### flow/run.sh
#!/bin/bash
# the make line also repeats each setting of config.mk as NAME=value (left out here)
make -C /OpenROAD-flow-scripts/flow DESIGN_CONFIG=/design/flow/config.mk WORK_HOME=/design/flow/orfs CLKGATE_MAP_FILE= finish
### flow/config.mk
export PLATFORM = sky130hd
export DESIGN_NAME = fpu16_top
export DESIGN_NICKNAME = fpu16_top
export VERILOG_FILES = /design/flow/design.v
export SDC_FILE = /design/flow/constraint.sdc
export NUM_CORES = 4
export LEC_CHECK = 0
export CAP_MARGIN = 20
export CORE_MARGIN = 2
export CORE_UTILIZATION = 62
export SLEW_MARGIN = 20
### flow/constraint.sdc
create_clock -name core_clock -period 5.9 [get_ports {aclk}]
set_input_delay 1.1800 -clock core_clock [delete_from_list [all_inputs] [get_ports {aclk}]]
set_output_delay 1.1800 -clock core_clock [all_outputs]
set_load 0.01 [all_outputs]
### flow/design.v
module fpu_add_pipe(
    input aclk,
    input [15:0] s_axis_a_tdata,                
    input [15:0] s_axis_b_tdata,                
    input s_axis_a_tvalid,
    input s_axis_b_tvalid,
    output reg [15:0] m_axis_result_tdata,               
    output  m_axis_result_tvalid
    );
    reg [1:0] error_num;
    reg is_ready_out;
    reg [14:0] sum_raw_1;
    reg sum_raw_zero_1;
    reg [4:0] l_e_1;
    reg [4:0] l_e_0_1;
    reg [10:0] l_m_1; 
    reg l_s_1;
    reg is_valid_ain_1, is_valid_bin_1;
    reg [15:0] opa_1, opb_1;
    reg s_zero_1;
    reg [1:0] ls_zero_1;
    reg pos_add_neg_inf_1;
    reg guard_2;
    reg round_bit_2;
    reg sticky_2;
    reg [14:0] sum_raw_2;
    reg sum_raw_zero_2;
    reg [4:0] sum_e_0_2;
    reg [3:0] shift_m_2;
    reg e_subnormal_2;
    reg normalize_flag_2;
    reg [4:0] l_e_0_2;
    reg l_s_2;
    reg [4:0] l_e_2;
    reg [10:0] l_m_2; 
    reg is_valid_ain_2, is_valid_bin_2;
    reg [15:0] opa_2, opb_2;
    reg s_zero_2;
    reg [1:0] ls_zero_2;
    reg pos_add_neg_inf_2;
    reg guard_3;
    reg round_bit_3;
    reg sticky_3;
    reg [10:0] sum_normalize_3;
    reg [4:0] sum_e_3;
    reg l_s_3;
    reg [4:0] l_e_0_3;
    reg [10:0] l_m_3; 
    reg sum_raw_zero_3;
    reg is_valid_ain_3, is_valid_bin_3;
    reg [15:0] opa_3, opb_3;
    reg s_zero_3;
    reg [1:0] ls_zero_3;
    reg pos_add_neg_inf_3;
    wire opa_s;
    wire opb_s;
    wire [4:0] opa_e;
    wire [4:0] opb_e;
    wire [4:0] opa_e_s;
    wire [4:0] opb_e_s;
    wire [10:0] opa_m;
    wire [10:0] opb_m;
    wire subnormal_a;
    wire subnormal_b;
    wire is_valid_ain_0;
    wire is_valid_bin_0;
    wire [15:0] opa_0;
    wire [15:0] opb_0;
    assign opa_s = s_axis_a_tdata[15];
    assign opb_s = s_axis_b_tdata[15];
    assign subnormal_a = ~(|opa_e);
    assign subnormal_b = ~(|opb_e);
    assign opa_e = s_axis_a_tdata[14:10];
    assign opb_e = s_axis_b_tdata[14:10];
    assign opa_e_s = subnormal_a ? opa_e + 1 : opa_e;
    assign opb_e_s = subnormal_b ? opb_e + 1 : opb_e;
    assign opa_m = subnormal_a ? {1'b0, s_axis_a_tdata[9:0]} : {1'b1, s_axis_a_tdata[9:0]};
    assign opb_m = subnormal_b ? {1'b0, s_axis_b_tdata[9:0]} : {1'b1, s_axis_b_tdata[9:0]};
    assign is_valid_ain_0 = s_axis_a_tvalid;
    assign is_valid_bin_0 = s_axis_b_tvalid;
    assign opa_0 = s_axis_a_tdata;
    assign opb_0 = s_axis_b_tdata;
    wire opa_lt_opb = (opa_e > opb_e) ? 1 : ((opa_e == opb_e) && (s_axis_a_tdata[9:0] > s_axis_b_tdata[9:0])) ? 1 : 0;
    wire l_s = opa_lt_opb ? opa_s : opb_s;
    wire s_s = opa_lt_opb ? opb_s : opa_s;
    wire l_subnormal = opa_lt_opb ? subnormal_a : subnormal_b;
    wire s_subnormal = opa_lt_opb ? subnormal_b : subnormal_a;
    wire [4:0] l_e_0 = opa_lt_opb ? opa_e : opb_e;
    wire [4:0] s_e_0 = opa_lt_opb ? opb_e : opa_e;
    wire [4:0] l_e = opa_lt_opb ? opa_e_s : opb_e_s;
    wire [4:0] s_e = opa_lt_opb ? opb_e_s : opa_e_s;
    wire [10:0] l_m = opa_lt_opb ? opa_m : opb_m;
    wire [10:0] s_m = opa_lt_opb ? opb_m : opa_m;
    wire s_zero = s_subnormal && ~(|s_m[9:0]);
    wire [1:0] ls_zero = { l_s && s_s, (l_subnormal && ~(|l_m[9:0])) && s_zero };
    wire pos_add_neg_inf = (l_s ^ s_s) && (&s_e) && (~(|s_axis_a_tdata[9:0])&&~(|s_axis_b_tdata[9:0])); 
    wire [4:0] diff = l_e - s_e;
    wire [3:0] diff_e = diff > 4'd14 ? 4'd14 : diff;
    wire [13:0] s_m_shift_0 = {s_m, 3'b0};
    reg sticky;
    always@(*)begin
        case(diff_e)
        00: sticky = 1'b0;
        01: sticky = s_m_shift_0[0];
        02: sticky = |s_m_shift_0[01:0];
        03: sticky = |s_m_shift_0[02:0];
        04: sticky = |s_m_shift_0[03:0];
        05: sticky = |s_m_shift_0[04:0];
        06: sticky = |s_m_shift_0[05:0];
        07: sticky = |s_m_shift_0[06:0];
        08: sticky = |s_m_shift_0[07:0];
        09: sticky = |s_m_shift_0[08:0];
        10: sticky = |s_m_shift_0[09:0];
        11: sticky = |s_m_shift_0[10:0];
        12: sticky = |s_m_shift_0[11:0];
        13: sticky = |s_m_shift_0[12:0];
        default: sticky = |s_m_shift_0[13:0];
        endcase
    end
    wire [13:0] s_m_shift_1 = s_m_shift_0 >> diff_e;
    wire [13:0] s_m_shift = {s_m_shift_1[13:1], s_m_shift_1[0] | sticky};
    wire sub_add_flag = s_s ^ l_s;
    wire [13:0] l_m_longer = {l_m, 3'b0};
    wire [14:0] sum_raw = sub_add_flag ? l_m_longer - s_m_shift : l_m_longer + s_m_shift;
    wire sum_raw_zero = ~(|sum_raw);
    wire normalize_flag = sum_raw_1[14];
    wire [5:0] e_right_shift = l_e_1 + 1;   
    wire [4:0] sum_e_right = e_right_shift[5] ? 5'b11111 : e_right_shift[4:0];
    wire [4:0] sum_e_0 = normalize_flag ? sum_e_right : l_e_1; 
    wire [10:0] sum_for_normalize = normalize_flag ? sum_raw_1[13:4] : sum_raw_1[12:3];
    wire [3:0] shift_m_0;
    LZC_for_fadd_new U0_shift_module(sum_raw_1[13:3], shift_m_0);
    wire guard_0 = normalize_flag ? sum_raw_1[3] : sum_raw_1[2];
    wire round_bit_0 = normalize_flag ? sum_raw_1[2] : sum_raw_1[1];
    wire sticky_n_0 = normalize_flag ? (sum_raw_1[1] | sum_raw_1[0]) : sum_raw_1[0];
    wire e_subnormal = (sum_e_0 <= shift_m_0 && ~normalize_flag) || (sum_e_0==1 && l_e_0_1==0);
    wire [3:0] shift_m = (sum_e_0 == 1 || normalize_flag) ? 0 : 
                        e_subnormal ? l_e_1 - 1 : shift_m_0;
    wire guard;
    wire round_bit;
    Rounding_bit_gen U0_rounding_module(shift_m, guard_0, round_bit_0, guard, round_bit);
    wire [14:0] sum_normalize_00 = sum_raw_2 << shift_m_2;
    wire [10:0] sum_normalize_0 = normalize_flag_2 ? sum_raw_2[13:4] : sum_normalize_00[12:3];
    wire [4:0] sum_e = (e_subnormal_2 && ~sum_normalize_00[13])? sum_e_0_2 - shift_m_2 - 1 : sum_e_0_2 - shift_m_2;
    wire [10:0] sum_m = (guard_3 && (round_bit_3 | sticky_3 | sum_normalize_3[0])) ? sum_normalize_3 + 1 :
                                                                                sum_normalize_3;
    wire [4:0] sum_e_f = sum_m[10] ? sum_e_3 + 1 : sum_e_3;
    reg [15:0] sum_f;
    reg [15:0] sum_ff;
    reg [4:0] sum_e_ff;
    reg pos_add_neg_inf_ff;
    reg vld_ff;
    always@(posedge aclk)begin
        sum_f <= pos_add_neg_inf_3 ? 16'hfe00 :
            ls_zero_3[0] ? {ls_zero_3[1], 15'b0} : 16'hffff;
        sum_ff <= s_zero_3 | (&l_e_0_3) ? {l_s_3, l_e_0_3, l_m_3[9:0]} : 
            sum_raw_zero_3 ? 16'b0 :
            &sum_e_f ? {l_s_3, sum_e_f, 10'b0} : {l_s_3, sum_e_f, sum_m[9:0]};     
        sum_e_ff <= sum_e_f;   
        pos_add_neg_inf_ff <= pos_add_neg_inf_3;
        vld_ff <= is_valid_ain_3 & is_valid_bin_3;
    end
    reg [15:0] sum_fff;
    reg [15:0] sum_e_fff;
    reg pos_add_neg_inf_fff;
    reg vld_fff;
    always@(posedge aclk)begin
        sum_fff <= &sum_f ? sum_ff : sum_f;
        sum_e_fff <= sum_e_ff;
        pos_add_neg_inf_fff <= pos_add_neg_inf_ff;
        vld_fff <= vld_ff;
    end
    always@(posedge aclk)begin
        m_axis_result_tdata <= sum_fff;
        is_ready_out <= vld_fff;
        error_num <= (&(sum_fff[14:10]) && |(sum_fff[9:0])) | pos_add_neg_inf_fff ? 1:(&(sum_fff[14:10]) && ~(|sum_fff[9:0])) ? 2:0;
    end
    assign m_axis_result_tvalid = ~(|error_num) && is_ready_out;
    always@(posedge aclk)begin
        l_e_1 <= l_e;
        l_e_0_1 <= l_e_0;
        l_m_1 <= l_m;
        l_s_1 <= l_s;
        sum_raw_1 <= sum_raw;
        sum_raw_zero_1 <= sum_raw_zero;
        is_valid_ain_1 <= is_valid_ain_0;
        is_valid_bin_1 <= is_valid_bin_0;
        opa_1 <= opa_0;
        opb_1 <= opb_0;
        s_zero_1 <= s_zero;
        ls_zero_1 <= ls_zero;
        pos_add_neg_inf_1 <= pos_add_neg_inf;
    end
    always@(posedge aclk)begin
        sum_raw_2 <= sum_raw_1;
        sum_raw_zero_2 <= sum_raw_zero_1;
        sum_e_0_2 <= sum_e_0;
        guard_2 <= guard;
        round_bit_2 <= round_bit;
        sticky_2 <= sticky_n_0;
        shift_m_2 <= shift_m;
        e_subnormal_2 <= e_subnormal;
        normalize_flag_2 <= normalize_flag;
        l_e_0_2 <= l_e_0_1;
        l_s_2 <= l_s_1;
        l_e_2 <= l_e_1;
        l_m_2 <= l_m_1;
        is_valid_ain_2 <= is_valid_ain_1;
        is_valid_bin_2 <= is_valid_bin_1;
        opa_2 <= opa_1;
        opb_2 <= opb_1;
        s_zero_2 <= s_zero_1;
        ls_zero_2 <= ls_zero_1;
        pos_add_neg_inf_2 <= pos_add_neg_inf_1;             
    end
    always@(posedge aclk)begin
        guard_3 <= guard_2;
        round_bit_3 <= round_bit_2;
        sticky_3 <= sticky_2;
        sum_normalize_3 <= sum_normalize_0;
        sum_raw_zero_3 <= sum_raw_zero_2;
        sum_e_3 <= sum_e;
        l_s_3 <= l_s_2;
        l_e_0_3 <= l_e_0_2;
        l_m_3 <= l_m_2;
        is_valid_ain_3 <= is_valid_ain_2;
        is_valid_bin_3 <= is_valid_bin_2;
        opa_3 <= opa_2;
        opb_3 <= opb_2;
        s_zero_3 <= s_zero_2;
        ls_zero_3 <= ls_zero_2;
        pos_add_neg_inf_3 <= pos_add_neg_inf_2;        
    end
endmodule
module LZC_for_fadd_new(
    input wire [10:0] op,
    output wire [3:0] shift_cnt
    );
    assign shift_cnt =
    op[10] ? 0 :
    op[9] ? 1 :
    op[8] ? 2 :
    op[7] ? 3 :
    op[6] ? 4 :
    op[5] ? 5 :
    op[4] ? 6 :
    op[3] ? 7 :
    op[2] ? 8 :
    op[1] ? 9 :
    op[0] ? 10:
    11;
endmodule
module Rounding_bit_gen(
    input wire [3:0] shift_m,
    input wire guard_i,
    input wire round_bit_i,
    output wire guard_o,
    output wire round_bit_o
    );
    reg guard;
    reg round_bit;
    always@(*)begin
        case(shift_m)
        0: begin 
            guard = guard_i; 
            round_bit = round_bit_i;
        end
        1: begin
            guard = round_bit_i;
            round_bit = 0;
        end
        default: begin
            guard = 0;
            round_bit = 0;
        end
        endcase
    end
    assign guard_o = guard;
    assign round_bit_o = round_bit;
endmodule
module fpu_sub_pipe(
    input aclk,
    input [15:0] s_axis_a_tdata,                
    input [15:0] s_axis_b_tdata,                
    input s_axis_a_tvalid,
    input s_axis_b_tvalid,
    output reg [15:0] m_axis_result_tdata,               
    output  m_axis_result_tvalid
    );
    reg is_ready_out;
    reg [1:0] error_num;
    reg [14:0] sum_raw_1;
    reg sum_raw_zero_1;
    reg [4:0] l_e_1;
    reg [4:0] l_e_0_1;
    reg [10:0] l_m_1; 
    reg f_s_1;
    reg l_s_1;
    reg is_valid_ain_1, is_valid_bin_1;
    reg [15:0] opa_1, opb_1;
    reg s_zero_1;
    reg [1:0] ls_zero_1;
    reg pos_add_neg_inf_1;
    reg guard_2;
    reg round_bit_2;
    reg sticky_2;
    reg [14:0] sum_raw_2;
    reg sum_raw_zero_2;
    reg [4:0] sum_e_0_2;
    reg [3:0] shift_m_2;
    reg e_subnormal_2;
    reg normalize_flag_2;
    reg [4:0] l_e_0_2;
    reg f_s_2;
    reg l_s_2;
    reg [4:0] l_e_2;
    reg [10:0] l_m_2; 
    reg is_valid_ain_2, is_valid_bin_2;
    reg [15:0] opa_2, opb_2;
    reg s_zero_2;
    reg [1:0] ls_zero_2;
    reg pos_add_neg_inf_2;
    reg guard_3;
    reg round_bit_3;
    reg sticky_3;
    reg [10:0] sum_normalize_3;
    reg [4:0] sum_e_3;
    reg f_s_3;
    reg l_s_3;
    reg [4:0] l_e_0_3;
    reg [10:0] l_m_3; 
    reg sum_raw_zero_3;
    reg is_valid_ain_3, is_valid_bin_3;
    reg [15:0] opa_3, opb_3;
    reg s_zero_3;
    reg [1:0] ls_zero_3;
    reg pos_add_neg_inf_3;
    wire opa_s;
    wire opb_s;
    wire [4:0] opa_e;
    wire [4:0] opb_e;
    wire [4:0] opa_e_s;
    wire [4:0] opb_e_s;
    wire [10:0] opa_m;
    wire [10:0] opb_m;
    wire subnormal_a;
    wire subnormal_b;
    wire is_valid_ain_0;
    wire is_valid_bin_0;
    wire [15:0] opa_0;
    wire [15:0] opb_0;
    assign opa_s = s_axis_a_tdata[15];
    assign opb_s = s_axis_b_tdata[15];
    assign subnormal_a = ~(|opa_e);
    assign subnormal_b = ~(|opb_e);
    assign opa_e = s_axis_a_tdata[14:10];
    assign opb_e = s_axis_b_tdata[14:10];
    assign opa_e_s = subnormal_a ? opa_e + 1 : opa_e;
    assign opb_e_s = subnormal_b ? opb_e + 1 : opb_e;
    assign opa_m = subnormal_a ? {1'b0, s_axis_a_tdata[9:0]} : {1'b1, s_axis_a_tdata[9:0]};
    assign opb_m = subnormal_b ? {1'b0, s_axis_b_tdata[9:0]} : {1'b1, s_axis_b_tdata[9:0]};
    assign is_valid_ain_0 = s_axis_a_tvalid;
    assign is_valid_bin_0 = s_axis_b_tvalid;
    assign opa_0 = s_axis_a_tdata;
    assign opb_0 = s_axis_b_tdata;
    wire opa_lt_opb = (opa_e > opb_e) ? 1 : ((opa_e == opb_e) && (s_axis_a_tdata[9:0] > s_axis_b_tdata[9:0])) ? 1 : 0;
    wire f_s = ((opa_lt_opb && ~opa_s) || (~opa_lt_opb && opb_s)) ? 0 : 1; 
    wire l_s = opa_lt_opb ? opa_s : opb_s;
    wire s_s = opa_lt_opb ? opb_s : opa_s;
    wire l_subnormal = opa_lt_opb ? subnormal_a : subnormal_b;
    wire s_subnormal = opa_lt_opb ? subnormal_b : subnormal_a;
    wire [4:0] l_e_0 = opa_lt_opb ? opa_e : opb_e;
    wire [4:0] s_e_0 = opa_lt_opb ? opb_e : opa_e;
    wire [4:0] l_e = opa_lt_opb ? opa_e_s : opb_e_s;
    wire [4:0] s_e = opa_lt_opb ? opb_e_s : opa_e_s;
    wire [10:0] l_m = opa_lt_opb ? opa_m : opb_m;
    wire [10:0] s_m = opa_lt_opb ? opb_m : opa_m;
    wire s_zero = s_subnormal && ~(|s_m[9:0]);
    wire [1:0] ls_zero = { l_s && s_s, (l_subnormal && ~(|l_m[9:0])) && s_zero };
    wire pos_add_neg_inf = (l_s ^ s_s) && (&s_e) && (~(|s_axis_a_tdata[9:0])&&~(|s_axis_b_tdata[9:0])); 
    wire [4:0] diff = l_e - s_e;
    wire [3:0] diff_e = diff > 4'd14 ? 4'd14 : diff;
    wire [13:0] s_m_shift_0 = {s_m, 3'b0};
    reg sticky;
    always@(*)begin
        case(diff_e)
        00: sticky = 1'b0;
        01: sticky = s_m_shift_0[0];
        02: sticky = |s_m_shift_0[01:0];
        03: sticky = |s_m_shift_0[02:0];
        04: sticky = |s_m_shift_0[03:0];
        05: sticky = |s_m_shift_0[04:0];
        06: sticky = |s_m_shift_0[05:0];
        07: sticky = |s_m_shift_0[06:0];
        08: sticky = |s_m_shift_0[07:0];
        09: sticky = |s_m_shift_0[08:0];
        10: sticky = |s_m_shift_0[09:0];
        11: sticky = |s_m_shift_0[10:0];
        12: sticky = |s_m_shift_0[11:0];
        13: sticky = |s_m_shift_0[12:0];
        default: sticky = |s_m_shift_0[13:0];
        endcase
    end
    wire [13:0] s_m_shift_1 = s_m_shift_0 >> diff_e;
    wire [13:0] s_m_shift = {s_m_shift_1[13:1], s_m_shift_1[0] | sticky};
    wire sub_add_flag = s_s ^ l_s;
    wire [13:0] l_m_longer = {l_m, 3'b0};
    wire [14:0] sum_raw = sub_add_flag ? l_m_longer + s_m_shift : l_m_longer - s_m_shift;
    wire sum_raw_zero = ~(|sum_raw);
    wire normalize_flag = sum_raw_1[14];
    wire [5:0] e_right_shift = l_e_1 + 1;   
    wire [4:0] sum_e_right = e_right_shift[5] ? 5'b11111 : e_right_shift[4:0];
    wire [4:0] sum_e_0 = normalize_flag ? sum_e_right : l_e_1; 
    wire [10:0] sum_for_normalize = normalize_flag ? sum_raw_1[13:4] : sum_raw_1[12:3];
    wire [3:0] shift_m_0;
    LZC_for_fadd_new U0_shift_module(sum_raw_1[13:3], shift_m_0);
    wire guard_0 = normalize_flag ? sum_raw_1[3] : sum_raw_1[2];
    wire round_bit_0 = normalize_flag ? sum_raw_1[2] : sum_raw_1[1];
    wire sticky_n_0 = normalize_flag ? (sum_raw_1[1] | sum_raw_1[0]) : sum_raw_1[0];
    wire e_subnormal = (sum_e_0 <= shift_m_0 && ~normalize_flag) || (sum_e_0==1 && l_e_0_1==0);
    wire [3:0] shift_m = (sum_e_0 == 1 || normalize_flag) ? 0 : 
                        e_subnormal ? l_e_1 - 1 : shift_m_0;
    wire guard;
    wire round_bit;
    Rounding_bit_gen U0_rounding_module(shift_m, guard_0, round_bit_0, guard, round_bit);
    wire [14:0] sum_normalize_00 = sum_raw_2 << shift_m_2;
    wire [10:0] sum_normalize_0 = normalize_flag_2 ? sum_raw_2[13:4] : sum_normalize_00[12:3];
    wire [4:0] sum_e = (e_subnormal_2 && ~sum_normalize_00[13])? sum_e_0_2 - shift_m_2 - 1 : sum_e_0_2 - shift_m_2;
    wire [10:0] sum_m = (guard_3 && (round_bit_3 | sticky_3 | sum_normalize_3[0])) ? sum_normalize_3 + 1 :
                                                                                sum_normalize_3;
    wire [4:0] sum_e_f = sum_m[10] ? sum_e_3 + 1 : sum_e_3;
    reg [15:0] sum_f;
    reg [15:0] sum_ff;
    reg [4:0] sum_e_ff;
    reg pos_add_neg_inf_ff;
    reg vld_ff;
    always@(posedge aclk)begin
        sum_f <= pos_add_neg_inf_3 ? 16'hfe00 :
            ls_zero_3[0] ? {ls_zero_3[1], 15'b0} : 16'hffff;
        sum_ff <= s_zero_3 | (&l_e_0_3) ? {f_s_3, l_e_0_3, l_m_3[9:0]} : 
            sum_raw_zero_3 ? 16'b0 :
            &sum_e_f ? {f_s_3, sum_e_f, 10'b0} : {f_s_3, sum_e_f, sum_m[9:0]};     
        sum_e_ff <= sum_e_f;   
        pos_add_neg_inf_ff <= pos_add_neg_inf_3;
        vld_ff <= is_valid_ain_3 & is_valid_bin_3;
    end
    reg [15:0] sum_fff;
    reg [15:0] sum_e_fff;
    reg pos_add_neg_inf_fff;
    reg vld_fff;
    always@(posedge aclk)begin
        sum_fff <= &sum_f ? sum_ff : sum_f;
        sum_e_fff <= sum_e_ff;
        pos_add_neg_inf_fff <= pos_add_neg_inf_ff;
        vld_fff <= vld_ff;
    end
    always@(posedge aclk)begin
        m_axis_result_tdata <= sum_fff;
        is_ready_out <= vld_fff;
        error_num <= (&(sum_fff[14:10]) && |(sum_fff[9:0])) | pos_add_neg_inf_fff ? 1:(&(sum_fff[14:10]) && ~(|sum_fff[9:0])) ? 2:0;
    end
    assign m_axis_result_tvalid = ~(|error_num) && is_ready_out;
    always@(posedge aclk)begin
        l_e_1 <= l_e;
        l_e_0_1 <= l_e_0;
        l_m_1 <= l_m;
        l_s_1 <= l_s;
        f_s_1 <= f_s;
        sum_raw_1 <= sum_raw;
        sum_raw_zero_1 <= sum_raw_zero;
        is_valid_ain_1 <= is_valid_ain_0;
        is_valid_bin_1 <= is_valid_bin_0;
        opa_1 <= opa_0;
        opb_1 <= opb_0;
        s_zero_1 <= s_zero;
        ls_zero_1 <= ls_zero;
        pos_add_neg_inf_1 <= pos_add_neg_inf;
    end
    always@(posedge aclk)begin
        sum_raw_2 <= sum_raw_1;
        sum_raw_zero_2 <= sum_raw_zero_1;
        sum_e_0_2 <= sum_e_0;
        guard_2 <= guard;
        round_bit_2 <= round_bit;
        sticky_2 <= sticky_n_0;
        shift_m_2 <= shift_m;
        e_subnormal_2 <= e_subnormal;
        normalize_flag_2 <= normalize_flag;
        l_e_0_2 <= l_e_0_1;
        l_s_2 <= l_s_1;
        f_s_2 <= f_s_1;
        l_e_2 <= l_e_1;
        l_m_2 <= l_m_1;
        is_valid_ain_2 <= is_valid_ain_1;
        is_valid_bin_2 <= is_valid_bin_1;
        opa_2 <= opa_1;
        opb_2 <= opb_1;
        s_zero_2 <= s_zero_1;
        ls_zero_2 <= ls_zero_1;
        pos_add_neg_inf_2 <= pos_add_neg_inf_1;             
    end
    always@(posedge aclk)begin
        guard_3 <= guard_2;
        round_bit_3 <= round_bit_2;
        sticky_3 <= sticky_2;
        sum_normalize_3 <= sum_normalize_0;
        sum_raw_zero_3 <= sum_raw_zero_2;
        sum_e_3 <= sum_e;
        l_s_3 <= l_s_2;
        f_s_3 <= f_s_2;
        l_e_0_3 <= l_e_0_2;
        l_m_3 <= l_m_2;
        is_valid_ain_3 <= is_valid_ain_2;
        is_valid_bin_3 <= is_valid_bin_2;
        opa_3 <= opa_2;
        opb_3 <= opb_2;
        s_zero_3 <= s_zero_2;
        ls_zero_3 <= ls_zero_2;
        pos_add_neg_inf_3 <= pos_add_neg_inf_2;        
    end
endmodule
module fpu_mul_pipe(
    input aclk,
    input [15:0] s_axis_a_tdata,   
    input [15:0] s_axis_b_tdata,   
    input s_axis_a_tvalid,
    input s_axis_b_tvalid,
    output reg [15:0] m_axis_result_tdata,  
    output m_axis_result_tvalid
    );
    reg is_ready_out;
    reg [1:0] error_num;
    reg [6:0] opa_e_s_1, opb_e_s_1;
    reg [10:0] opa_m_s_1, opb_m_s_1;
    reg opa_s_1, opb_s_1;
    reg is_valid_ain_1, is_valid_bin_1;
    reg zero_mul_1;
    reg [1:0] nan_mul_1;
    reg [15:0] opa_1, opb_1;
    reg [6:0] mul_e_2;
    reg mul_s_2;
    reg [21:0] mul_m_raw_2;
    reg is_valid_ain_2, is_valid_bin_2;
    reg zero_mul_2;
    reg [1:0] nan_mul_2;    
    reg [15:0] opa_2, opb_2;
    reg [6:0] mul_e_test_3;
    reg [21:0] mul_m_raw_3;
    reg [21:0] mul_normalize_test_3;
    reg [6:0] mul_e_3;
    reg mul_s_3;
    reg is_valid_ain_3, is_valid_bin_3;
    reg zero_mul_3;
    reg [1:0] nan_mul_3;    
    reg [15:0] opa_3, opb_3;
    reg [11:0] mul_normalize_4;
    reg sticky_4;
    reg ovf_4;
    reg mul_s_4;
    reg round_up_or_not_4;
    reg [6:0] mul_e_test_f_4;
    reg is_valid_ain_4, is_valid_bin_4;
    reg zero_mul_4;
    reg [1:0] nan_mul_4;    
    reg [15:0] opa_4, opb_4;
    wire ovf;
    wire opa_s, opb_s;
    wire [4:0] opa_e, opb_e;
    wire [6:0] opa_e_n, opb_e_n;
    wire [6:0] opa_e_s, opb_e_s;
    wire [10:0] opa_m, opb_m;
    wire [10:0] opa_m_s, opb_m_s;
    wire subnormal_a, subnormal_b;
    wire nan_a, nan_b;
    wire is_valid_ain_0, is_valid_bin_0;
    wire [15:0] opa_0, opb_0;
    assign opa_s = s_axis_a_tdata[15];
    assign opb_s = s_axis_b_tdata[15];
    assign subnormal_a = ~(|opa_e);
    assign subnormal_b = ~(|opb_e);
    assign opa_e = s_axis_a_tdata[14:10];
    assign opb_e = s_axis_b_tdata[14:10];
    assign opa_e_n = opa_e - 7'd15;
    assign opb_e_n = opb_e - 7'd15;
    assign nan_a = &opa_e;
    assign nan_b = &opb_e;
    assign opa_m = subnormal_a ? {1'b0, s_axis_a_tdata[9:0]} : {1'b1, s_axis_a_tdata[9:0]};
    assign opb_m = subnormal_b ? {1'b0, s_axis_b_tdata[9:0]} : {1'b1, s_axis_b_tdata[9:0]};
    assign is_valid_ain_0 = s_axis_a_tvalid;
    assign is_valid_bin_0 = s_axis_b_tvalid;
    assign opa_0 = s_axis_a_tdata;
    assign opb_0 = s_axis_b_tdata;
    wire [3:0] shift_a;
    wire [3:0] shift_b;
    LZC_for_fmul_pipe U1_shift_module(opa_m, shift_a);
    LZC_for_fmul_pipe U2_shift_module(opb_m, shift_b);
    assign opa_m_s = subnormal_a ? opa_m << shift_a : opa_m;
    assign opb_m_s = subnormal_b ? opb_m << shift_b : opb_m;
    assign opa_e_s = subnormal_a ? opa_e_n + 1 - shift_a : opa_e_n;
    assign opb_e_s = subnormal_b ? opb_e_n + 1 - shift_b : opb_e_n;
    wire zero_mul = (~(|opa_e) && ~(|s_axis_a_tdata[9:0])) | (~(|opb_e) && ~(|s_axis_b_tdata[9:0]));
    wire [1:0] nan_mul = {nan_a, nan_b};
    wire [6:0] mul_e = opb_e_s + opa_e_s + 1;
    wire mul_s = opa_s ^ opb_s;
    wire [21:0] mul_m_raw = opa_m_s * opb_m_s;
    wire normalize_flag = mul_m_raw_2[21];
    wire [3:0] shift_m_0;
    LZC_for_fmul_pipe U0_shift_module(mul_m_raw_2[21:11], shift_m_0);
    wire [4:0] shift_m_test = normalize_flag ? 0 : shift_m_0;
    wire [21:0] mul_normalize_test = mul_m_raw_2 << shift_m_test;
    wire [6:0] mul_e_test = mul_e_2 - shift_m_test;
    wire right_normalize_flag = $signed(mul_e_test_3) < -14;
    wire [6:0] right_shift = right_normalize_flag ? -14 - mul_e_test_3 : 0;
    reg [6:0] right_sft_ff;
    reg [6:0] mul_e_test_33;
    reg [21:0] mul_normalize_test_33;
    reg [21:0] mul_m_raw_33;
    reg [6:0] mul_e_33;
    reg [1:0] nan_mul_33;
    reg mul_s_33;
    reg is_valid_ain_33, is_valid_bin_33;
    reg zero_mul_33;
    reg [15:0] opa_33, opb_33;
    always@(posedge aclk) begin
        right_sft_ff <= right_shift;
        mul_e_test_33 <= mul_e_test_3;
        mul_normalize_test_33 <= mul_normalize_test_3;
        mul_m_raw_33 <= mul_m_raw_3;
        mul_e_33 <= mul_e_3;
        nan_mul_33 <= nan_mul_3;
        mul_s_33 <= mul_s_3;
        is_valid_ain_33 <= is_valid_ain_3;
        is_valid_bin_33 <= is_valid_bin_3;
        zero_mul_33 <= zero_mul_3;
        opa_33 <= opa_3;
        opb_33 <= opb_3; 
    end
    wire [6:0] mul_e_test_f = mul_e_test_33 + right_sft_ff;
    wire [21:0] mul_normalize_test_right = mul_normalize_test_33 >> right_sft_ff;
    wire or_result;
    assign or_result = |mul_normalize_test_33[9:0];
    reg sticky;
    always@(*)begin
        case(right_sft_ff)
        7'd00: sticky = or_result;
        01: sticky = mul_normalize_test_33[10] | or_result;
        02: sticky = |mul_normalize_test_33[11:10] | or_result;
        03: sticky = |mul_normalize_test_33[12:10] | or_result;
        04: sticky = |mul_normalize_test_33[13:10] | or_result;
        05: sticky = |mul_normalize_test_33[14:10] | or_result;
        06: sticky = |mul_normalize_test_33[15:10] | or_result;
        07: sticky = |mul_normalize_test_33[16:10] | or_result;
        08: sticky = |mul_normalize_test_33[17:10] | or_result;
        09: sticky = |mul_normalize_test_33[18:10] | or_result;
        10: sticky = |mul_normalize_test_33[19:10] | or_result;
        11: sticky = |mul_normalize_test_33[20:10] | or_result;
        default: sticky = |mul_normalize_test_33[21:10] | or_result;
        endcase
    end
    reg [6:0] right_sft_fff;
    reg [6:0] mul_e_test_ff;
    reg [21:0]  mul_normalize_test_right_f;
    reg [21:0] mul_m_raw_333;
    reg [6:0] mul_e_333;
    reg [1:0] nan_mul_333;
    reg sticky_333;
    reg mul_s_333;
    reg is_valid_ain_333, is_valid_bin_333;
    reg zero_mul_333;
    reg [15:0] opa_333, opb_333;
    always@(posedge aclk)begin
        right_sft_fff <= right_sft_ff;
        mul_e_test_ff <= mul_e_test_f;
        mul_normalize_test_right_f <= mul_normalize_test_right;
        mul_m_raw_333 <= mul_m_raw_33;
        sticky_333 <= sticky;
        mul_e_333 <= mul_e_33;
        nan_mul_333 <= nan_mul_33;
        mul_s_333 <= mul_s_33;
        is_valid_ain_333 <= is_valid_ain_33;
        is_valid_bin_333 <= is_valid_bin_33;
        zero_mul_333 <= zero_mul_33;
        opa_333 <= opa_33;
        opb_333 <= opb_33; 
    end
    wire ovf_1 = (mul_m_raw_333[21] && (& (mul_e_333 + 15))) || (|nan_mul_333) ? 1 : 0;
    wire [10:0] round_bits = mul_normalize_test_right_f[10:0];
    wire last_mantissa = mul_normalize_test_right_f[11];
    wire [9:0] round_bits_nos = round_bits[9:0];
    reg round_up_or_not;
    always@(*)begin
        if(round_bits[10] == 1 && ((|round_bits_nos) | sticky_333))begin
            round_up_or_not = 1;
        end
        else if(round_bits[10] == 1 && (~(|round_bits_nos))) begin
            round_up_or_not = last_mantissa ? 1:0;
        end
        else begin
            round_up_or_not = 0;
        end        
    end
    wire [11:0] mul_normalize = ovf_1 ? 11'b0 :
                mul_normalize_test_right_f[21:11] + round_up_or_not; 
    always@(posedge aclk)begin
        ovf_4 <= ovf_1;
        mul_normalize_4 <= mul_normalize;
        mul_s_4 <= mul_s_333;
        mul_e_test_f_4 <= mul_e_test_ff;
        is_valid_ain_4 <= is_valid_ain_333;
        is_valid_bin_4 <= is_valid_bin_333;
        zero_mul_4 <= zero_mul_333;
        nan_mul_4 <= nan_mul_333;  
        opa_4 <= opa_333;
        opb_4 <= opb_333;     
    end
    wire [6:0] mul_e_f = mul_normalize_4[11] ? mul_e_test_f_4 + 1: mul_e_test_f_4;
    wire [6:0] mul_e_ff = mul_e_f + 15;
    wire ovf_f = $signed(mul_e_ff) > 30;
    wire [6:0] mul_e_fff = $signed(mul_e_ff[4:0]) == 1 && ~mul_normalize_4[10] ? 6'd0 :
                            mul_e_ff;
    wire [15:0] mul_r = {mul_s_4, mul_e_fff[4:0], mul_normalize_4[9:0]};
    reg [6:0] mul_e_fff1;
    reg ovf_f1;
    reg [15:0] mul_r_f;
    reg mul_s_5;
    reg is_valid_ain_5, is_valid_bin_5;
    reg zero_mul_5;
    reg [1:0] nan_mul_5;    
    reg [15:0] opa_5, opb_5;
    always@(posedge aclk)begin
        mul_e_fff1 <= mul_e_fff;
        ovf_f1 <= ovf_f | ovf_4;
        mul_r_f <= mul_r;
        is_valid_ain_5 <= is_valid_ain_4;
        is_valid_bin_5 <= is_valid_bin_4;
        zero_mul_5 <= zero_mul_4;
        nan_mul_5 <= nan_mul_4;  
        mul_s_5 <= mul_s_4;
        opa_5 <= opa_4;
        opb_5 <= opb_4;  
    end
    wire [15:0] mul_f;
    assign mul_f = nan_mul_5[1] ? {mul_s_5, opa_5[14:0]} :
                nan_mul_5[0] && ~nan_mul_5[1] ? {mul_s_5, opb_5[14:0]} : 
                zero_mul_5 ? {mul_s_5, 15'b0} : 
                ovf_f1 && ~(|nan_mul_5) ? {mul_s_5, 5'b11111, 10'b0} : 
                mul_r_f;
    always@(posedge aclk)begin
        m_axis_result_tdata <= mul_f;
        error_num <= (ovf_f1 && |(mul_f[9:0])) ? 1 : 
                    (ovf_f1 && ~(|mul_f[9:0])) ? 2 : 0;
        is_ready_out <= is_valid_ain_5 & is_valid_bin_5;
    end
    assign m_axis_result_tvalid = ~(|error_num) && is_ready_out;
    always@(posedge aclk)begin
        mul_e_2 <= mul_e;
        mul_s_2 <= mul_s;
        mul_m_raw_2 <= mul_m_raw;
        is_valid_ain_2 <= is_valid_ain_0;
        is_valid_bin_2 <= is_valid_bin_0;
        zero_mul_2 <= zero_mul;
        nan_mul_2 <= nan_mul;
        opa_2 <= opa_0;
        opb_2 <= opb_0;
    end
    always @(posedge aclk) begin
        mul_s_3 <= mul_s_2;
        mul_e_test_3 <= mul_e_test;
        mul_m_raw_3 <= mul_m_raw_2;
        mul_normalize_test_3 <= mul_normalize_test;
        mul_e_3 <= mul_e_2;
        is_valid_ain_3 <= is_valid_ain_2;
        is_valid_bin_3 <= is_valid_bin_2;
        zero_mul_3 <= zero_mul_2;
        nan_mul_3 <= nan_mul_2;  
        opa_3 <= opa_2;
        opb_3 <= opb_2;         
    end
endmodule
module LZC_for_fmul_pipe(
    input wire [10:0] op,
    output wire [3:0] shift_cnt
    );
    assign shift_cnt =
    op[10] ? 0 :
    op[9] ? 1 :
    op[8] ? 2 :
    op[7] ? 3 :
    op[6] ? 4 :
    op[5] ? 5 :
    op[4] ? 6 :
    op[3] ? 7 :
    op[2] ? 8 :
    op[1] ? 9 :
    op[0] ? 10:
    11;
endmodule
module fpu_comp_large(
    input aclk,
    input [15:0] s_axis_a_tdata,                
    input [15:0] s_axis_b_tdata,                
    input s_axis_a_tvalid,
    input s_axis_b_tvalid,
    output [7:0] m_axis_result_tdata,               
    output reg m_axis_result_tvalid
    );
    wire opa_s;
    wire opb_s;
    wire [4:0] opa_e;
    wire [4:0] opb_e;
    wire [4:0] opa_e_s;
    wire [4:0] opb_e_s;
    wire [10:0] opa_m;
    wire [10:0] opb_m;
    wire [15:0] opa_0;
    wire [15:0] opb_0;
    reg [15:0] opa_1;
    reg [15:0] opb_1;
    wire is_valid_ain_0, is_valid_bin_0;
    reg is_valid_ain_1, is_valid_bin_1;
    reg is_ready_out;
    reg [1:0] error_num;
    assign opa_s = s_axis_a_tdata[15];
    assign opb_s = s_axis_b_tdata[15];
    assign opa_e = s_axis_a_tdata[14:10];
    assign opb_e = s_axis_b_tdata[14:10];
    assign opa_m = s_axis_a_tdata[9:0];
    assign opb_m = s_axis_b_tdata[9:0];
    assign opa_0 = s_axis_a_tdata;
    assign opb_0 = s_axis_b_tdata;
    assign is_valid_ain_0 = s_axis_a_tvalid;
    assign is_valid_bin_0 = s_axis_b_tvalid;
    wire a_e_b = ~(| (s_axis_a_tdata ^ s_axis_b_tdata));
    wire s_a_g_b = (~opa_s) & opb_s;
    wire s_a_e_b = ~(opa_s ^ opb_s);
    wire e_a_g_b = (opa_e > opb_e);
    wire e_a_l_b = (opa_e < opb_e);
    wire e_a_e_b = (opa_e == opb_e);
    wire m_a_g_b = (opa_m > opb_m);
    wire m_a_l_b = (opa_m < opb_m);
    reg con1;
    reg con2;
    reg con3;
    reg con4;
    reg con5;
    reg con6;
    always@(posedge aclk)begin
        con1 <= a_e_b;
        con2 <= ~a_e_b & s_a_g_b;
        con3 <= ~a_e_b & s_a_e_b & (~opa_s) & e_a_g_b;
        con4 <= ~a_e_b & s_a_e_b & (~opa_s) & e_a_e_b & m_a_g_b;
        con5 <= ~a_e_b & s_a_e_b & opa_s & e_a_l_b;
        con6 <= ~a_e_b & s_a_e_b & opa_s & e_a_e_b & m_a_l_b;     
        opa_1 <= opa_0;
        opb_1 <= opb_0;   
        is_valid_ain_1 <= is_valid_ain_0;
        is_valid_bin_1 <= is_valid_bin_0;
    end
    assign m_axis_result_tdata = (con1 | con2 | con3 | con4 | con5 | con6) ? 8'b00000001 : 8'b00000000;
    always@(*)begin
        m_axis_result_tvalid = is_valid_ain_1 & is_valid_bin_1;
        is_ready_out = m_axis_result_tvalid;
    end
endmodule
module fpu16_top(
    input         aclk,
    input  [15:0] a,
    input  [15:0] b,
    input         a_valid,
    input         b_valid,
    output [15:0] add_result,
    output        add_valid,
    output [15:0] sub_result,
    output        sub_valid,
    output [15:0] mul_result,
    output        mul_valid,
    output [7:0]  cmp_result,
    output        cmp_valid
    );
    fpu_add_pipe u_add(
        .aclk(aclk),
        .s_axis_a_tdata(a), .s_axis_b_tdata(b),
        .s_axis_a_tvalid(a_valid), .s_axis_b_tvalid(b_valid),
        .m_axis_result_tdata(add_result), .m_axis_result_tvalid(add_valid));
    fpu_sub_pipe u_sub(
        .aclk(aclk),
        .s_axis_a_tdata(a), .s_axis_b_tdata(b),
        .s_axis_a_tvalid(a_valid), .s_axis_b_tvalid(b_valid),
        .m_axis_result_tdata(sub_result), .m_axis_result_tvalid(sub_valid));
    fpu_mul_pipe u_mul(
        .aclk(aclk),
        .s_axis_a_tdata(a), .s_axis_b_tdata(b),
        .s_axis_a_tvalid(a_valid), .s_axis_b_tvalid(b_valid),
        .m_axis_result_tdata(mul_result), .m_axis_result_tvalid(mul_valid));
    fpu_comp_large u_cmp(
        .aclk(aclk),
        .s_axis_a_tdata(a), .s_axis_b_tdata(b),
        .s_axis_a_tvalid(a_valid), .s_axis_b_tvalid(b_valid),
        .m_axis_result_tdata(cmp_result), .m_axis_result_tvalid(cmp_valid));
endmodule
==> results of run 1 <==
## layout make-up
class	count	area, sq um
repair buffers	679	5540
fillers	2714	8440
diodes	3	7.51
multi-input cells	2170	17800
clock buffers	88	1860
well taps	672	841
inverters	262	1050
flip-flops and latches	703	14100
clock inverters	28	395
## repair_timing
action,CTS,global route
gates cloned,1,0
hold buffers,0,0
gates resized,264,247
buffers inserted,100,68
endpoints found under the setup margin,46,43
pin swaps,129,162
## per-layer routing
| metal | wire, microns | part of all wire (%) |
|---|---|---|
| met2 | 45500 | 47 |
| met3 | 8380 | 8.6 |
| met1 | 39600 | 41 |
| met4 | 4200 | 4.3 |
| met5 | 25 | 0.026 |
## metrics by stage
stage / instances / hold slack [ps] / utilization [%] / setup WS, ps / total power [mW]
after floorplan: 3277 / 310 / - / -1700 / 13.6
after CTS: 4545 / 318 / 80.3 / -1430 / 22.7
after global placement: 4332 / 310 / 72.7 / -2360 / 16.9
after detailed placement: 4332 / 312 / 72.7 / -2580 / 17.4
after global routing: 4602 / 325 / 83.1 / -1870 / 25.5
final: 4605 / 321 / 83.1 / -1680 / 24.3
==> impl_metrics.ini, run 1 <==
; synthesis and place-and-route metrics
[place]
dp_hpwl_mm = 65.4
gp_congestion = 1.04
dpl-instance-area_sq_mm = 0.0363
io_buffers = 87

[floorplan]
num_rows = 82
core_sq_mm = 0.0500
fp_util_pct = 62.5
die_w_microns = 228
chip_area_sq_mm = 0.0522
ios = 95
chipHeight_microns = 228

[setup_path]
crit_type = input pin to flop
cp_num_cells = 37
cpMostUsedCell = buf_4
start_kind = input pin
arrival_ps = 8120
crit_fanout = 6
rr_worst_depth = 16
r2r-start = u_sub.l_e_1[0]
cp_top_family = AND-OR/OR-AND gates
end_kind = flop
timing.rr.end = u_add.round_bit_2
r2r_slack_ps = 1730
required_ps = 6430
startpoint = b[2]
crit_end = u_mul.mul_m_raw_2[21]
cp.buffers_inverters = 10
cp_slowest_stage_delay_ps = 550
slowest_stage = fa_2

[drt]
ant_nets = 0
drtPass1Iterations = 6
wl_per_cell_microns = 21.2
vias = 27596
drt-total-wl_mm = 97.7
dr.first_iter.drc_count = 2731
viasPerCell = 5.99
drc = 0

[min_path]
hp-class = flop to flop
whs_path_depth = 0
holdPathEnd = u_mul.opa_3[14]
hold_start = u_mul.opa_2[14]

[logic_synthesis]
synth-simple-area-share_pct = 14.3
synth_top_area_share_pct = 45.1
topCellsByArea = dfxtp_1 (45%), ha_1 (7.1%), fa_1 (5.7%), nor2_1 (3.6%), nand2_1 (3.5%)
syn_avg_cell_area_sq_um = 9.54
synth-compound-area-share_pct = 14.6
adder_share_pct = 12.8
ys_warn_count = 5
logic_family = AND-OR/OR-AND gates
ys_seq_share_pct = 45.1
netlist_area_sq_mm = 0.0312
syn_inst = 3271
top_area_cell = dfxtp_1
async_reset_ff_share_pct = 0
mux_share_pct = 4.95
ys_cells = 3271
edf_count = 0
ys_types = 97
ys.flop_type = dfxtp_1
synth_flops = 703
xor_share_pct = 3.36
yosys_area_sq_mm = 0.0312
synth_top_cell_by_count = dfxtp_1
ys_top_cells_by_count = dfxtp_1 (703), nor2_1 (296), nand2_1 (291)

[power_and_ir_drop]
comb_power_share_pct = 51.4
pg_comb_mw = 12.5
p_seq_share_pct = 30.6
leakage_nw = 18.3
swShare_pct = 38.8
clk-power_mw = 4.38
ir_drop_uv = 655
power.density_mw_per_mm2 = 584
intPower_mw = 14.9
pg_seq_mw = 7.42
power_leader = combinational cells
power.share.clock_pct = 18.0
netSwitchingPower_mw = 9.40

[final_timing]
layout_setup_ws_ps = -1680
max_freq_mhz = 132
period_used_pct = 129
worst_pin_slew_ps = 1130
finalSetupViolCount = 40
rsz0062_at_grt = yes
max_slew_margin_pct = 23.7
period_needed_ps = 7580
slew_viol_final = 0
hold_viol = 0
finClkSkew_ps = 26.3
finalSetupTns_ps = -34280

[clock_network]
h-tree-depth = 3
cts-root-buf = clkbuf_16
cts_sinks = 703
clk_pin_slew_worst_paths_ps = 80
cts_buffer_depth = 3
worstSkewPairLatency_ps = 600
cts_buffers = 66
cts_tree = yes

[job]
max_cap_violations = 0
warnings = 50

[global_routing]
overflow = 0
grt_antenna_before_repair = 9
grt_pass1_wl_mm = 147
top_usage_layer = met2
grt_util_met3_pct = 5.89
grt_use_met2_pct = 57.4
grt_pass1_vias = 27539
grtUsageMet1_pct = 47.2
grt_usage_pct = 35.1
grt_max_degree = 53

[status]
so.violations = setup timing
status = finished with violations

[layout]
fin_nets = 4182
final_cell_area_sq_mm = 0.0415
syn_to_final_growth_pct = 33.0
==> run 2: changes to the inputs <==
Settings changed: CORE_UTILIZATION 62 to 70, CTS_CLUSTER_SIZE from default to 37, PLACE_DENSITY from default to 0.64.
Clock period 5.9 ns to 7.55 ns, I/O delays scaled along.
==> run 2 against run 1 <==
- sequential power is 19% lower
- non-clock buffer count decreased by 92
- critical endpoint unchanged
- register-to-register slack gained 1100 ps
- die area fell by 11%
- synthesized cell count unchanged
- sequential share of layout area increased by 1.4 points
- the layout still fails its checks (setup timing)
- count of clock-buffer cells in the layout unchanged
- clock skew increased by 1.3 ps
- combinational power down 23%
- worst setup slack better by 670 ps
- largest cell class unchanged
- worst hold slack lost 8.6 ps
- first-iteration DRC count is 91% higher
==> impl_metrics.ini, run 2 <==
; synthesis and place-and-route metrics
[logic_synthesis]
adder_share_pct = 12.8
ys_types = 97
xor_share_pct = 3.36
synth_top_area_share_pct = 45.1
logic_family = AND-OR/OR-AND gates
topCellsByArea = dfxtp_1 (45%), ha_1 (7.1%), fa_1 (5.7%), nor2_1 (3.6%), nand2_1 (3.5%)
ys_cells = 3271
async_reset_ff_share_pct = 0
synth_flops = 703
syn_inst = 3271
synth-simple-area-share_pct = 14.3
yosys_area_sq_mm = 0.0312
mux_share_pct = 4.95
netlist_area_sq_mm = 0.0312
synth_top_cell_by_count = dfxtp_1
syn_avg_cell_area_sq_um = 9.54
synth-compound-area-share_pct = 14.6
ys_top_cells_by_count = dfxtp_1 (703), nor2_1 (296), nand2_1 (291)
ys_seq_share_pct = 45.1
top_area_cell = dfxtp_1
ys_warn_count = 5
edf_count = 0
ys.flop_type = dfxtp_1

[layout]
final-comb-area_sq_mm = 0.0169
flop_area_sq_mm = 0.0141
fin_nets = 4091
num-fill-cells = 1671
syn_to_final_growth_pct = 27.7
final_cell_area_sq_mm = 0.0399

[final_timing]
max_freq_mhz = 117
max_slew_margin_pct = 24.7
finalSetupViolCount = 16
layout_setup_ws_ps = -1010
slew_viol_final = 0
hold_viol = 0
finalSetupTns_ps = -6990
period_needed_ps = 8560
rsz0062_at_grt = yes
period_used_pct = 113
finClkSkew_ps = 27.7
worst_pin_slew_ps = 1100

[status]
status = finished with violations
so.violations = setup timing

[power_and_ir_drop]
ir_drop_uv = 496
leakage_nw = 17.7
power_leader = combinational cells
netSwitchingPower_mw = 8.17
comb_power_share_pct = 50.1
clk-power_mw = 3.60
intPower_mw = 11.1
total_power_mw = 19.3
p_seq_share_pct = 31.2
pg_seq_mw = 6.02
pg_comb_mw = 9.66
swShare_pct = 42.4
power.density_mw_per_mm2 = 484
power.share.clock_pct = 18.7

[setup_path]
rr_worst_depth = 17
timing.rr.end = u_sub.round_bit_2
r2r-start = u_sub.l_e_1[0]
crit_fanout = 4
start_kind = input pin
end_kind = flop
crit_end = u_mul.mul_m_raw_2[21]
cp.buffers_inverters = 8
crit_type = input pin to flop
cp_top_family = AND-OR/OR-AND gates
arrival_ps = 9110
required_ps = 8100
cpMostUsedCell = inv_2
cp_slowest_stage_delay_ps = 620
cp_num_cells = 38
slowest_stage = fa_1
r2r_slack_ps = 2790
startpoint = a[0]

[floorplan]
chipHeight_microns = 215
chip_area_sq_mm = 0.0463
num_rows = 77
ios = 95
core_sq_mm = 0.0441
die_w_microns = 215
fp_util_pct = 70.8

[clock_network]
worstSkewPairLatency_ps = 620
cts_buffers = 67
cts_buffer_depth = 3
cts-root-buf = clkbuf_16
cts_sinks = 703
clk_pin_slew_worst_paths_ps = 70
h-tree-depth = 3
cts_tree = yes

[place]
gp_congestion = 1.02
place_ws_ps = -1430
dp_hpwl_mm = 67.3
io_buffers = 87
dpl-instance-area_sq_mm = 0.0359

[drt]
wl_per_cell_microns = 27.4
drtPass1Iterations = 15
vias = 30507
viasPerCell = 6.87
drc = 0
drt-total-wl_mm = 122
dr.first_iter.drc_count = 5203
ant_nets = 0

[global_routing]
overflow = 0
grt_pass1_wl_mm = 172
grt_pass1_vias = 30129
grt_antenna_before_repair = 13
grt_max_degree = 40
grt_usage_pct = 47.8

[min_path]
holdPathEnd = u_mul.opa_4[2]
hold_start = u_mul.opa_333[2]
hp-class = flop to flop
whs_path_depth = 0

[job]
max_cap_violations = 0
warnings = 51
-- run 2: area by class of cell --
class / instances / share of cell area [%]
Inverter: 262 / 2.61
Sequential cell: 703 / 35.3
Timing Repair Buffer: 587 / 11.9
Antenna cell: 6 / 0.0377
Multi-Input combinational cell: 2170 / 42.5
Clock buffer: 88 / 4.71
Clock inverter: 31 / 1.06
Tap cell: 592 / 1.86
-- run 2: through the flow --
stage / utilization, % / hold slack [ps] / std cells
final: 90.3 / 313 / 4439
after global routing: 90.3 / 315 / 4434
after CTS: 88.8 / 311 / 4407
after detailed placement: 81.4 / 312 / 4223
after global placement: 81.4 / 310 / 4223
after floorplan: - / 310 / 3277
-- run 2: timing repair --
item	in CTS	in global routing
buffers inserted	66	30
pin swaps	99	64
hold buffers	0	0
cloned	1	0
setup endpoints to repair	18	21
gates resized	180	117
-- run 2: metal layers --
metal	routed length (microns)	track usage [%]	part of all wire, %	up-vias
met1	40400	57.1	33	14050
met2	52600	75.7	43	3033
met5	61	0	0.050	-
met3	16900	14.1	14	1150
met4	11500	30.8	9.5	8
li1	-	-	-	12266
==> run 3: changes to the inputs <==
Settings changed: CORE_UTILIZATION 70 to 66, CTS_CLUSTER_SIZE 37 to default, PLACE_DENSITY 0.64 to default, SETUP_SLACK_MARGIN from default to 1.21.
Clock period 7.55 ns to 4.42 ns, I/O delays scaled along.
==> run 3 against run 2 <==
- the layout fails its checks (capacitance limit, slew limit, setup timing)
- die area is 5.9% higher
- cell count is 2.9% higher
- power is 78% higher
- worst setup slack worse by 2600 ps
- first-iteration DRC count is 7.7% lower
- largest cell class unchanged
==> impl_metrics.ini, run 3 <==
; synthesis and place-and-route metrics
[status]
status = finished with violations
so.violations = capacitance limit, slew limit, setup timing

[global_routing]
overflow = 0
grt_antenna_before_repair = 10
grt_max_degree = 38
grt_usage_pct = 41.5
grt_pass1_wl_mm = 161
grt_pass1_vias = 29137

[logic_synthesis]
logic_family = AND-OR/OR-AND gates
synth_top_cell_by_count = dfxtp_1
ys.flop_type = dfxtp_1
async_reset_ff_share_pct = 0
ys_seq_share_pct = 45.1
syn_inst = 3271
synth_flops = 703
syn_avg_cell_area_sq_um = 9.54
synth-simple-area-share_pct = 14.3
ys_warn_count = 5
ys_types = 97
netlist_area_sq_mm = 0.0312
ys_top_cells_by_count = dfxtp_1 (703), nor2_1 (296), nand2_1 (291)
top_area_cell = dfxtp_1
topCellsByArea = dfxtp_1 (45%), ha_1 (7.1%), fa_1 (5.7%), nor2_1 (3.6%), nand2_1 (3.5%)
xor_share_pct = 3.36
mux_share_pct = 4.95
yosys_area_sq_mm = 0.0312
synth_top_area_share_pct = 45.1
edf_count = 0
adder_share_pct = 12.8
ys_cells = 3271
synth-compound-area-share_pct = 14.6

[final_timing]
max_freq_mhz = 124
rsz0062_at_grt = yes
period_needed_ps = 8070
slew_viol_final = 4
hold_viol = 0
finalSetupViolCount = 53
layout_setup_ws_ps = -3650
finClkSkew_ps = 28.8
max_slew_margin_pct = -6.27
period_used_pct = 183
worst_pin_slew_ps = 1580

[setup_path]
crit_type = input pin to flop
timing.rr.end = u_add.guard_2
cp_num_cells = 33
crit_fanout = 9
startpoint = b[5]
rr_worst_depth = 16
r2r-start = u_add.sum_raw_1[14]
r2r_slack_ps = 430
arrival_ps = 8610
crit_end = u_mul.mul_m_raw_2[19]
start_kind = input pin
required_ps = 4960
end_kind = flop
cp.buffers_inverters = 10
cp_top_family = adder cells
slowest_stage = nor4_1
cp_slowest_stage_delay_ps = 910

[clock_network]
cts-root-buf = clkbuf_16
cts_buffer_depth = 3
cts_buffers = 67
cts_tree = yes
h-tree-depth = 3
cts_sinks = 703
clk_pin_slew_worst_paths_ps = 70
worstSkewPairLatency_ps = 630

[power_and_ir_drop]
pg_comb_mw = 18.4
ir_drop_uv = 821
leakage_nw = 18.4
power.share.clock_pct = 16.6
swShare_pct = 42.5
comb_power_share_pct = 53.7
pg_seq_mw = 10.2
p_seq_share_pct = 29.7
netSwitchingPower_mw = 14.6
power.density_mw_per_mm2 = 815
clk-power_mw = 5.70
intPower_mw = 19.7
power_leader = combinational cells

[floorplan]
ios = 95
chipHeight_microns = 221
core_sq_mm = 0.0467
chip_area_sq_mm = 0.0491
fp_util_pct = 66.9
die_w_microns = 221
num_rows = 79

[drt]
drtPass1Iterations = 30
viasPerCell = 6.86
vias = 31319
drc = 0
ant_nets = 0
drt-total-wl_mm = 127
dr.first_iter.drc_count = 4801
wl_per_cell_microns = 27.8

[layout]
fin_nets = 4204
num-fill-cells = 1764
utilization_pct = 90.2
syn_to_final_growth_pct = 34.7

[place]
gp_congestion = 0.958
dp_hpwl_mm = 66.9
io_buffers = 87
place_ws_ps = -3710

[job]
max_cap_violations = 1
warnings = 50

[min_path]
holdPathEnd = u_mul.is_valid_ain_33
whs_path_depth = 0
hp-class = flop to flop
hold_start = u_mul.is_valid_ain_3
## run 3: metrics by stage
stage | std cells | total power, mW | hold slack [ps] | TNS (ps) | area, sq um
2_1_floorplan | 3277 | 18.2 | 310 | -88630 | 32200
3_3_place_gp | 4288 | 22.6 | 310 | -127870 | 36500
3_5_place_dp | 4288 | 23.5 | 312 | -136740 | 36500
4_1_cts | 4500 | 30.9 | 309 | -78990 | 40300
5_1_grt | 4561 | 35.2 | 324 | -110970 | 42100
6_report | 4566 | 34.3 | 315 | -108500 | 42100
## run 3: per-layer routing
metal | vias up | track usage [%] | share of wire (%) | wire [microns]
met1 | 14498 | 51.7 | 33 | 42300
met4 | 18 | 19.4 | 9.3 | 11800
met2 | 3133 | 69.1 | 44 | 55400
met3 | 1166 | 8.85 | 13 | 17100
met5 | - | 0 | 0.18 | 227
li1 | 12504 | - | - | -
## run 3: final cells by class
class	instances	area [sq um]	share of cell area [%]
sequential	703	14100	33.5
clock buffer	90	1850	4.41
inverter	262	1060	2.53
clock inverter	28	251	0.598
antenna	6	15.0	0.0357
timing repair buffer	700	5860	13.9
multi-input combinational	2170	18200	43.2
tap	607	759	1.81
## run 3: repair_timing
item / in CTS / in global routing
resized: 293 / 332
hold buffers: 0 / 0
setup endpoints to repair: 77 / 84
buffers inserted: 93 / 60
cloned: 1 / 0
hold endpoints to repair: 0 / 0
pin swaps: 129 / 146
==> run 4: changes to the inputs <==
Settings changed: ABC_AREA from default to 1, CAP_MARGIN 20 to 10, CORE_UTILIZATION 66 to 20, GPL_TIMING_DRIVEN from default to 0, MAX_ROUTING_LAYER from default to met4, MIN_ROUTING_LAYER from default to met1, PLACE_DENSITY from default to 0.75, SETUP_SLACK_MARGIN 1.21 to 2.28, TNS_END_PERCENT from default to 45.
Clock period 4.42 ns to 11.2 ns, I/O delays scaled along.
==> run 4 against run 3 <==
- now clean on timing, DRC and antenna
- sequential cell count unchanged
- critical path depth grew 3
- worst hold slack improved by 8.3 ps
- area after synthesis down 1.4%
- non-clock buffer count fell by 500
- count of clock-buffer cells in the layout decreased by 5
- first-iteration DRC count is 56% lower
- design area decreased by 12%
- combinational power is 76% lower
- clock power down 59%
- highest routed layer is now met4
==> impl_metrics.ini, run 4 <==
; synthesis and place-and-route metrics
[floorplan]
chipHeight_microns = 396
core_sq_mm = 0.154
chip_area_sq_mm = 0.157
fp_util_pct = 20.1
die_w_microns = 396
ios = 95
num_rows = 144

[min_path]
hold_start = u_sub.l_e_0_1[3]
hp-class = flop to flop
whs_path_depth = 0
holdPathEnd = u_sub.l_e_0_2[3]

[drt]
drc = 0
drt-total-wl_mm = 79.9
wl_per_cell_microns = 13.4
drtPass1Iterations = 6
viasPerCell = 4.13
ant_nets = 0
vias = 24701
dr.first_iter.drc_count = 2092

[clock_network]
cts_sinks = 703
cts_hold_buf = 0
clk_pin_slew_worst_paths_ps = 70
cts_buffers = 67
worstSkewPairLatency_ps = 620
cts_tree = yes
h-tree-depth = 3
cts-root-buf = clkbuf_16
cts_buffer_depth = 3

[final_timing]
period_used_pct = 77.9
max_slew_margin_pct = 43.1
rsz0062_at_grt = yes
worst_pin_slew_ps = 844
finalSetupViolCount = 0
finalSetupTns_ps = 0
hold_viol = 0
max_freq_mhz = 115
finClkSkew_ps = 29.1
whs_ps = 324
period_needed_ps = 8720
slew_viol_final = 0

[logic_synthesis]
ys_seq_share_pct = 45.7
synth_top_area_share_pct = 45.7
edf_count = 0
synth_flops = 703
yosys_area_sq_mm = 0.0308
topCellsByArea = dfxtp_1 (46%), nand2_1 (9.1%), ha_1 (7.1%), inv_1 (6.3%), fa_1 (5.8%)
synth-simple-area-share_pct = 19.7
top_area_cell = dfxtp_1
ys_top_cells_by_count = nand2_1 (743), dfxtp_1 (703), inv_1 (517)
syn_avg_cell_area_sq_um = 8.34
mux_share_pct = 0.585
ys_types = 59
ys_warn_count = 5
async_reset_ff_share_pct = 0
adder_share_pct = 12.9
netlist_area_sq_mm = 0.0308
syn_inst = 3692
xor_share_pct = 2.92
logic_family = simple AND/OR/NAND/NOR gates
synth_top_cell_by_count = nand2_1
ys_cells = 3692
ys.flop_type = dfxtp_1
synth-compound-area-share_pct = 10.3

[setup_path]
r2r-start = u_mul.mul_m_raw_2[12]
crit_end = u_mul.mul_m_raw_2[21]
required_ps = 11690
start_kind = input pin
cp_slowest_stage_delay_ps = 550
rr_worst_depth = 16
cp_top_family = adder cells
crit_fanout = 8
end_kind = flop
startpoint = b[11]
arrival_ps = 9210
r2r_slack_ps = 7520
timing.rr.end = u_mul.mul_e_test_3[5]
slowest_stage = fa_1
cp.buffers_inverters = 11
cp_num_cells = 36
crit_type = input pin to flop
cpMostUsedCell = inv_1

[power_and_ir_drop]
power_leader = combinational cells
pg_comb_mw = 4.50
leakage_nw = 16.8
comb_power_share_pct = 42.7
pg_seq_mw = 3.72
swShare_pct = 40.0
power.density_mw_per_mm2 = 285
intPower_mw = 6.31
p_seq_share_pct = 35.3
power.share.clock_pct = 21.9
ir_drop_uv = 154
netSwitchingPower_mw = 4.21
total_power_mw = 10.5
clk-power_mw = 2.31

[place]
io_buffers = 87
dp_hpwl_mm = 62.2
gp_congestion = 0.938

[global_routing]
grt_usage_pct = 10.2
grt_max_degree = 18
grt_pass1_wl_mm = 126
overflow = 0
grt_pass1_vias = 23875
grt_antenna_before_repair = 17

[status]
status = timing/DRC/antenna clean

[job]
max_cap_violations = 0
warnings = 46

[layout]
fin_nets = 4178
syn_to_final_growth_pct = 20.0
==> run 4: layout make-up <==
cell class | instances | area [sq um]
plain buffers | 89 | 444
clock inverters | 34 | 398
flip-flops and latches | 703 | 14100
fillers | 16495 | 117000
diodes | 8 | 20.0
inverters | 534 | 2030
repair buffers | 111 | 925
multi-input cells | 2372 | 14600
well taps | 2044 | 2560
clock buffers | 85 | 1900
==> run 4: metrics by stage <==
stage	setup slack, ps	instance area [sq um]	util [%]	instances
final	2480	37000	24.1	5980
after global routing	2090	37000	24.1	5980
after CTS	2300	36700	23.9	5952
after detailed placement	392	34300	22.3	5829
after global placement	471	34300	22.3	5829
after floorplan	2330	30800	-	3698
==> run 4: routing by layer <==
layer / up-vias / part of all wire [%] / GRT usage, %
met5: - / 0 / -
met4: 0 / 2.8 / 3.53
met3: 164 / 6.5 / 1.57
met2: 791 / 46 / 16.5
met1: 11475 / 45 / 13.0
li1: 12271 / - / -
==> run 4: what timing repair did <==
action | CTS | global route
gates cloned | 0 | 1
gates resized | 113 | 124
endpoints found under the setup margin | 27 | 16
buffers inserted | 4 | 19
pin swaps | 1 | 7
==> run 5: changes to the inputs <==
Settings changed: ABC_AREA 1 to default, CAP_MARGIN 10 to 20, CORE_UTILIZATION 20 to 40, GPL_TIMING_DRIVEN 0 to default, MAX_ROUTING_LAYER met4 to default, MIN_ROUTING_LAYER met1 to default, PLACE_DENSITY 0.75 to default, SETUP_SLACK_MARGIN 2.28 to 1.62, TNS_END_PERCENT 45 to default.
Clock period 11.2 ns to 7.96 ns, I/O delays scaled along.
==> run 5 against run 4 <==
- power grew 67%
- still clean
- worst setup slack lost 2300 ps
- non-clock buffer count grew 481
- global-route usage grew 9.9 points
- sequential cell count is the same
- sequential share of layout area shrank 4.8 points
- utilization grew 31 points
==> impl_metrics.ini, run 5 <==
; synthesis and place-and-route metrics
[status]
status = timing/DRC/antenna clean

[drt]
drc = 0
viasPerCell = 5.04
drt-total-wl_mm = 83.9
dr.first_iter.drc_count = 1811
wl_per_cell_microns = 16.8
drtPass1Iterations = 5
vias = 25139
ant_nets = 0

[final_timing]
finClkSkew_ps = 20.3
rsz0062_at_grt = yes
period_needed_ps = 7820
slew_viol_final = 0
worst_pin_slew_ps = 1210
finalSetupViolCount = 0
period_used_pct = 98.3
max_slew_margin_pct = 18.4
hold_viol = 0
max_freq_mhz = 128
finalSetupTns_ps = 0

[clock_network]
cts_buffer_depth = 3
cts-root-buf = clkbuf_16
h-tree-depth = 3
worstSkewPairLatency_ps = 610
cts_sinks = 703
cts_tree = yes
cts_buffers = 70
clk_pin_slew_worst_paths_ps = 80

[logic_synthesis]
synth-compound-area-share_pct = 14.6
edf_count = 0
ys_seq_share_pct = 45.1
synth_top_area_share_pct = 45.1
logic_family = AND-OR/OR-AND gates
adder_share_pct = 12.8
synth_top_cell_by_count = dfxtp_1
topCellsByArea = dfxtp_1 (45%), ha_1 (7.1%), fa_1 (5.7%), nor2_1 (3.6%), nand2_1 (3.5%)
syn_inst = 3271
syn_avg_cell_area_sq_um = 9.54
ys.flop_type = dfxtp_1
async_reset_ff_share_pct = 0
mux_share_pct = 4.95
ys_cells = 3271
synth-simple-area-share_pct = 14.3
yosys_area_sq_mm = 0.0312
synth_flops = 703
xor_share_pct = 3.36
top_area_cell = dfxtp_1
ys_top_cells_by_count = dfxtp_1 (703), nor2_1 (296), nand2_1 (291)
netlist_area_sq_mm = 0.0312
ys_warn_count = 5
ys_types = 97

[power_and_ir_drop]
clk-power_mw = 3.39
power.density_mw_per_mm2 = 417
total_power_mw = 17.6
power_leader = combinational cells
pg_comb_mw = 8.81
p_seq_share_pct = 30.7
netSwitchingPower_mw = 6.48
pg_seq_mw = 5.41
power.share.clock_pct = 19.2
intPower_mw = 11.1
leakage_nw = 18.4
swShare_pct = 36.8
ir_drop_uv = 335
comb_power_share_pct = 50.1

[setup_path]
cp_num_cells = 36
end_kind = flop
cp.buffers_inverters = 12
required_ps = 8500
startpoint = b[11]
crit_fanout = 6
r2r_slack_ps = 3850
timing.rr.end = u_add.round_bit_2
cp_top_family = adder cells
crit_end = u_mul.mul_m_raw_2[21]
arrival_ps = 8370
slowest_stage = fa_1
rr_worst_depth = 17
cpMostUsedCell = fa_1
start_kind = input pin
crit_type = input pin to flop
r2r-start = u_sub.l_e_1[0]
cp_slowest_stage_delay_ps = 540

[job]
max_cap_violations = 0
warnings = 48

[layout]
syn_to_final_growth_pct = 35.3
utilization_pct = 54.6
num-fill-cells = 6822
layout.cells.non_filler = 4986
fin_nets = 4188

[min_path]
hp-class = flop to flop
whs_path_depth = 0
holdPathEnd = u_mul.opb_5[6]
hold_start = u_mul.opb_4[6]

[place]
io_buffers = 87
gp_congestion = 0.949
place_inst = 4675
dp_hpwl_mm = 61.8

[floorplan]
chip_area_sq_mm = 0.0803
core_sq_mm = 0.0773
chipHeight_microns = 283
die_w_microns = 283
ios = 95
fp_util_pct = 40.4
num_rows = 102

[global_routing]
grt_max_degree = 39
grt_usage_pct = 20.1
grt_pass1_wl_mm = 131
grt_pass1_vias = 23898
overflow = 0
grt_antenna_before_repair = 5
[run 5: through the flow]
step	hold WS [ps]	area, sq um	worst slack, ps
2_1_floorplan	310	32000	-48.5
3_3_place_gp	310	36600	-1000
3_5_place_dp	312	36600	-1000
4_1_cts	315	40800	185
5_1_grt	325	42300	-74.3
6_report	320	42300	135
[run 5: layout make-up]
class                      count  area (sq um)  area share [%]
inverter                     262          1050            2.49
multi-input combinational   2170         17500            41.4
sequential                   703         14100            33.3
clock inverter                37           462            1.09
timing repair buffer         681          5880            13.9
antenna                        3          7.51          0.0178
clock buffer                  90          1980            4.68
tap                         1040          1300            3.08
[run 5: routing by layer]
layer  GRT usage [%]  routed length [microns]  up-vias  part of all wire (%)
met3            2.89                     4640      155                   5.5
li1                -                        -    12503                     -
met2            30.4                    36200      751                    43
met5               0                        8        -                0.0095
met1            29.4                    40600    11728                    48
met4            6.60                     2370        2                   2.8
[run 5: timing repair]
action                     4_1_cts  5_1_grt
setup endpoints to repair       46       51
cloned                           1        0
gates resized                  238      289
hold buffers                     0        0
pin swaps                      101      127
setup buffers                  125       55
Power figures rest on the tool's default switching activity, not on a simulated workload.
